run A:
==> flow/design.v (excerpt) <==
  module cfs_aligner#(
    parameter ALGN_DATA_WIDTH = 32,
    parameter FIFO_DEPTH      = 8,
    localparam int unsigned APB_ADDR_WIDTH    = 16,
    localparam int unsigned APB_DATA_WIDTH    = 32,
    localparam int unsigned ALGN_OFFSET_WIDTH = ALGN_DATA_WIDTH <= 8 ? 1 : $clog2(ALGN_DATA_WIDTH/8),
    localparam int unsigned ALGN_SIZE_WIDTH   = $clog2(ALGN_DATA_WIDTH/8)+1
  ) (
    input wire clk,
    input wire reset_n,
    input wire[APB_ADDR_WIDTH-1:0]    paddr,
    input wire                        pwrite,
    input wire                        psel,
    input wire                        penable,
    input wire[APB_DATA_WIDTH-1:0]    pwdata,
    output wire                       pready,
    output reg[APB_DATA_WIDTH-1:0]    prdata,
    output reg                        pslverr,
    input                             md_rx_valid,
    input[ALGN_DATA_WIDTH-1:0]        md_rx_data,
    input[ALGN_OFFSET_WIDTH-1:0]      md_rx_offset,
    input[ALGN_SIZE_WIDTH-1:0]        md_rx_size,
    output reg                        md_rx_ready,
    output reg                        md_rx_err,
    output reg                        md_tx_valid,
    output reg[ALGN_DATA_WIDTH-1:0]   md_tx_data,
    output reg[ALGN_OFFSET_WIDTH-1:0] md_tx_offset,
    output reg[ALGN_SIZE_WIDTH-1:0]   md_tx_size,
    input                             md_tx_ready,
    input                             md_tx_err,
    output reg                        irq
  );
    localparam int unsigned STATUS_CNT_DROP_WIDTH = 8;
    cfs_aligner_core#(
      .APB_ADDR_WIDTH( APB_ADDR_WIDTH),
      .ALGN_DATA_WIDTH(ALGN_DATA_WIDTH),
      .FIFO_DEPTH(     FIFO_DEPTH),
      .CDC_RX_TO_REG(  0),
      .CDC_REG_TO_TX(  0)) core (
      .pclk        (clk),
      .preset_n    (reset_n),
      .paddr       (paddr),
      .pwrite      (pwrite),
      .psel        (psel),
      .penable     (penable),
      .pwdata      (pwdata),
      .pready      (pready),
      .prdata      (prdata),
      .pslverr     (pslverr),
      .md_rx_clk   (clk),
      .md_rx_valid (md_rx_valid),
      .md_rx_data  (md_rx_data),
      .md_rx_offset(md_rx_offset),
  ...
For scale: about 2800 cells after synthesis, about 170 I/O pins, ~0.035 mm² of cells after synthesis.
clock: 10.0 ns
lec_check: 0
cap_margin: 20
core_aspect_ratio: 0.63
core_margin: 2
core_utilization: 40
gpl_routability_driven: 0
setup_slack_margin: 2.5
slew_margin: 20
tns_end_percent: 40
run.sh (not shown) runs the stock make flow with config.mk's settings and CLKGATE_MAP_FILE=.
Input-level comparison between run B and run A:
# run A
export LEC_CHECK = 0
export CAP_MARGIN = 20
export CORE_ASPECT_RATIO = 0.63
export CORE_MARGIN = 2
export CORE_UTILIZATION = 40
export GPL_ROUTABILITY_DRIVEN = 0
export SETUP_SLACK_MARGIN = 2.5
export SLEW_MARGIN = 20
export TNS_END_PERCENT = 40
create_clock -name core_clock -period 10.0 [get_ports {clk}]
# run B
export LEC_CHECK = 0
export CAP_MARGIN = 20
export CORE_MARGIN = 2
export CORE_UTILIZATION = 63
export SLEW_MARGIN = 20
create_clock -name core_clock -period 4.98 [get_ports {clk}]
==> comparison <==
Run comparison: run A type of the most critical hold path flip-flop to flip-flop; run B type of the most critical hold path primary input to async pin. Between run A and run B, overall fraction of global-route tracks in use is lower for run A, run B comes in above that. Number of clock buffers in the layout: run B vs run A up about 12%. [run B vs run A] area growth from synthesis to layout: higher in run B.
What run C does differently from run B at the input level:
# run B
export LEC_CHECK = 0
export CAP_MARGIN = 20
export CORE_MARGIN = 2
export CORE_UTILIZATION = 63
export SLEW_MARGIN = 20
create_clock -name core_clock -period 4.98 [get_ports {clk}]
# run C
export LEC_CHECK = 0
export CAP_MARGIN = 20
export CORE_MARGIN = 2
export CORE_UTILIZATION = 66
export CTS_CLUSTER_SIZE = 40
export SLEW_MARGIN = 20
create_clock -name core_clock -period 5.84 [get_ports {clk}]
==> comparison <==
Termination of the worst setup path: irq -> run C, md_rx_ready -> run B. A origin of the worst setup path of md_rx_size[1] is what run B shows, while core.tx_fifo.wr_ptr_push[0]$_DFFE_PN0N_ belongs to run C. From run B to run C the numbers moved as follows: share of synthesized area spent on multiplexers neither gained nor lost much. Summary of run C over run B: setup slack after layout shows an increase of 75 ps; combined global-route utilization of all metal layers saw an increase; final area went down by about 3.6%. In the reports for run C and run B, the smaller critical-path maximum fanout belongs to run B. Run C vs. run B: number of remaining DRC errors has remained practically unchanged, global routing usage on met3 has increased.
Relative to run C, the following input files were edited for run D:
# run C
export LEC_CHECK = 0
export CAP_MARGIN = 20
export CORE_MARGIN = 2
export CORE_UTILIZATION = 66
export CTS_CLUSTER_SIZE = 40
export SLEW_MARGIN = 20
create_clock -name core_clock -period 5.84 [get_ports {clk}]
# run D
export LEC_CHECK = 0
export ABC_AREA = 1
export CAP_MARGIN = 20
export CORE_MARGIN = 2
export CORE_UTILIZATION = 72
export PLACE_DENSITY = 0.66
export SLEW_MARGIN = 5
create_clock -name core_clock -period 6.25 [get_ports {clk}]
- In run D the implementation completed, yet the final layout does not meet the checks, the culprit being setup timing.
- Via-per-instance ratio for run D is lower than for run C.
- A critical path capture point of md_rx_ready is what run D shows, while irq belongs to run C.
- Run C ended up with core.tx_fifo.wr_ptr_push[0]$_DFFE_PN0N_ as its first element of the critical path; run D ended up with md_rx_size[1].
- Delta (run D minus run C): chip area in the Yosys report went up about 1.1%, post-route core utilization now sits higher.
- Run D has clock-buffer cell count above what run C had.
- On clock skew, run C loses to run D.
- Global-route usage ended up 6.4 points higher on run D than on run C.
- In the reports for run D and run C, the larger wire length on met3 belongs to run D.
